==> run C <==
Design TCAM_TOP, start of the top module:
module TCAM_TOP (
        input                   CLK
       ,input                   RESET
       ,input                   SEARCH
       ,input                   SETTING
       ,input   [DATA_BITS-1:0] KEY
       ,input   [IDWID-1:0]     SETTING_ID
       ,input   [MASKWID-1:0]   SETTING_MASKID
       ,input   [IDWID-1:0]     SETTING_PRIORITY
       ,output  [IDWID-1:0]     RULEID
       ,output                  SETTING_COMPLETE
       ,output                  SEARCH_COMPLETE
       ,output                  MISMATCH
       ,input                     DDR3_AVL_INIT
       ,input   [SDRAM_DATA-1:0]  DDR3_AVL_READDATA
       ,input                     DDR3_AVL_WAITREQUEST
       ,input                     DDR3_AVL_READDATAVALID
       ,output                    DDR3_AVL_READ
       ,output                    DDR3_AVL_WRITE
       ,output  [SDRAM_ADDR-1:0]  DDR3_AVL_ADDRESS
       ,output  [SDRAM_DATA-1:0]  DDR3_AVL_WRITEDATA
       ,output                    DDR3_AVL_BURSTCOUNT
       ,output                    DDR3_AVL_INITCOMPLETE
	);
clock: 2.15 ns
lec_check: 0
abc_area: 1
cap_margin: 20
core_margin: 2
core_utilization: 60
cts_cluster_size: 57
gpl_routability_driven: 1
max_routing_layer: met4
slew_margin: 20
run.sh (not shown) runs the stock make flow with config.mk's settings and CLKGATE_MAP_FILE=.
==> run P: changes against run C <==
==> flow/config.mk (replaced) <==
export PLATFORM = sky130hd
export DESIGN_NAME = TCAM_TOP
export DESIGN_NICKNAME = TCAM_TOP
export VERILOG_FILES = /design/flow/design.v
export SDC_FILE = /design/flow/constraint.sdc
export NUM_CORES = 4
export LEC_CHECK = 0
export CAP_MARGIN = 20
export CORE_MARGIN = 2
export CORE_UTILIZATION = 40
export SLEW_MARGIN = 20
==> flow/constraint.sdc (replaced) <==
create_clock -name core_clock -period 5.62 [get_ports {CLK}]
set_input_delay 1.1240 -clock core_clock [delete_from_list [all_inputs] [get_ports {CLK}]]
set_output_delay 1.1240 -clock core_clock [all_outputs]
set_load 0.01 [all_outputs]
==> run B: changes against run C <==
==> flow/config.mk (replaced) <==
export PLATFORM = sky130hd
export DESIGN_NAME = TCAM_TOP
export DESIGN_NICKNAME = TCAM_TOP
export VERILOG_FILES = /design/flow/design.v
export SDC_FILE = /design/flow/constraint.sdc
export NUM_CORES = 4
export LEC_CHECK = 0
export CAP_MARGIN = 20
export CORE_MARGIN = 2
export CORE_UTILIZATION = 66
export SETUP_SLACK_MARGIN = 1.05
export SLEW_MARGIN = 20
==> flow/constraint.sdc (replaced) <==
create_clock -name core_clock -period 4.06 [get_ports {CLK}]
set_input_delay 0.8120 -clock core_clock [delete_from_list [all_inputs] [get_ports {CLK}]]
set_output_delay 0.8120 -clock core_clock [all_outputs]
set_load 0.01 [all_outputs]
==> comparison table <==
	run C	run B	run P
Routability congestion estimate from global placement	0.886	0.824	0.801
Post CTS Setup Buffer Count	15	0	0
Req. time, crit path	1.72 ns	3.25 ns	4.50 ns
Launch point of the worst path	SDRAM_CONTROLLER_INST.current_state[2]$_DFF_PP0_	RESET	RESET
Wire length of the first global-routing pass	392000 µm	346000 µm	362000 µm
Clock share of power	43.3%	43.3%	44.8%
Multi-In Gates	4489	3226	3226
Number of buffers inserted during clock tree synthesis	322	315	339
Initial antenna violation count	10	13	29
WHS	0.0340 ns	0.294 ns	0.261 ns
Outcome	complete, no violations	complete, no violations	complete, no violations
Logic share of the area	16.0%	19.5%	19.3%
Global routing met1 resource utilization	41.8%	40.6%	25.8%
Setup CP Type	register to output pin	primary input to output pin	primary input to output pin
Layout area overhead	21.6%	18.4%	19.9%
Post-CTS sizing	244	3	0


==> sierra: inputs <==
Starting RTL as in the previous note.
clock: 3.12 ns
lec_check: 0
abc_area: 0
cap_margin: 20
core_margin: 2
core_utilization: 72
cts_cluster_diameter: 337
cts_cluster_size: 21
gpl_routability_driven: 1
max_routing_layer: met4
setup_slack_margin: 0.93
slew_margin: 20
==> yarrow (differences from sierra) <==
Settings changed: ABC_AREA 0 to unset, CTS_CLUSTER_DIAMETER 337 to 119, CTS_CLUSTER_SIZE 21 to 10, GPL_ROUTABILITY_DRIVEN 1 to unset, MAX_ROUTING_LAYER met4 to unset, PLACE_DENSITY_LB_ADDON set to 0.0, SETUP_SLACK_MARGIN 0.93 to 0.89, TNS_END_PERCENT set to 5.
==> comparison <==
yarrow completed and failed the layout checks on antenna rules. sierra went through all stages and came out clean. Hold slack: sierra is higher than yarrow (120 ps). First-iteration DRC count: sierra is larger than yarrow (2.1%). Against yarrow, the via count of sierra is lower by 3.5%. Synthesized cell count is the same in sierra and yarrow. Clock skew: yarrow is higher than sierra (41 ps). Core utilization: sierra is lower than yarrow (3.4 points). Between sierra and yarrow, the lower count of clock-buffer cells in the layout is in sierra (gap 338). In flip-flop count, yarrow and sierra do not differ. Of yarrow and sierra, yarrow has the higher final area (gap about 4%, measured against sierra).
==> figures <==
item                                                                           yarrow                                 sierra
Clock network power consumption                                               38.2 mW                                23.5 mW
# fillers                                                                        6592                                   7555
Final Cycle Share                                                               77.1%                                  69.7%
Status                                                       finished with violations               timing/DRC/antenna clean
Layout check failures                                                   antenna rules                                      -
Worst R2R Path Depth                                                                6                                      7
Top achievable clock speed                                                  0.416 GHz                              0.460 GHz
DR pass1 iterations                                                                 6                                      5
RePlAce Congestion                                                              0.834                                  0.844
VDD IR-drop max                                                              0.772 mV                               0.684 mV
WHS Endpoint                                    TCAM_TOP_INST.key_sync1[14]$_DFF_PP0_  TCAM_TOP_INST.key_sync1[93]$_DFF_PP0_
Share of total power consumed by net switching                                  21.9%                                  22.3%
Power consumed by sequential cells                                            45.3 mW                                45.1 mW
Post-DP Area                                                              0.113 sq mm                            0.113 sq mm
Met2 Resource Use GR                                                            55.3%                                  50.7%
Clock skew                                                                    68.8 ps                                27.9 ps
Reg2reg setup slack                                                            760 ps                                 960 ps
Largest fanout of any net on the critical path                                      1                                      2
Reported combinational group power                                            3.97 mW                                3.98 mW
Total power                                                                   87.4 mW                                72.6 mW
Sequential share of cell area                                                   63.5%                                  66.1%
Power figures rest on the tool's default switching activity, not on a simulated workload.
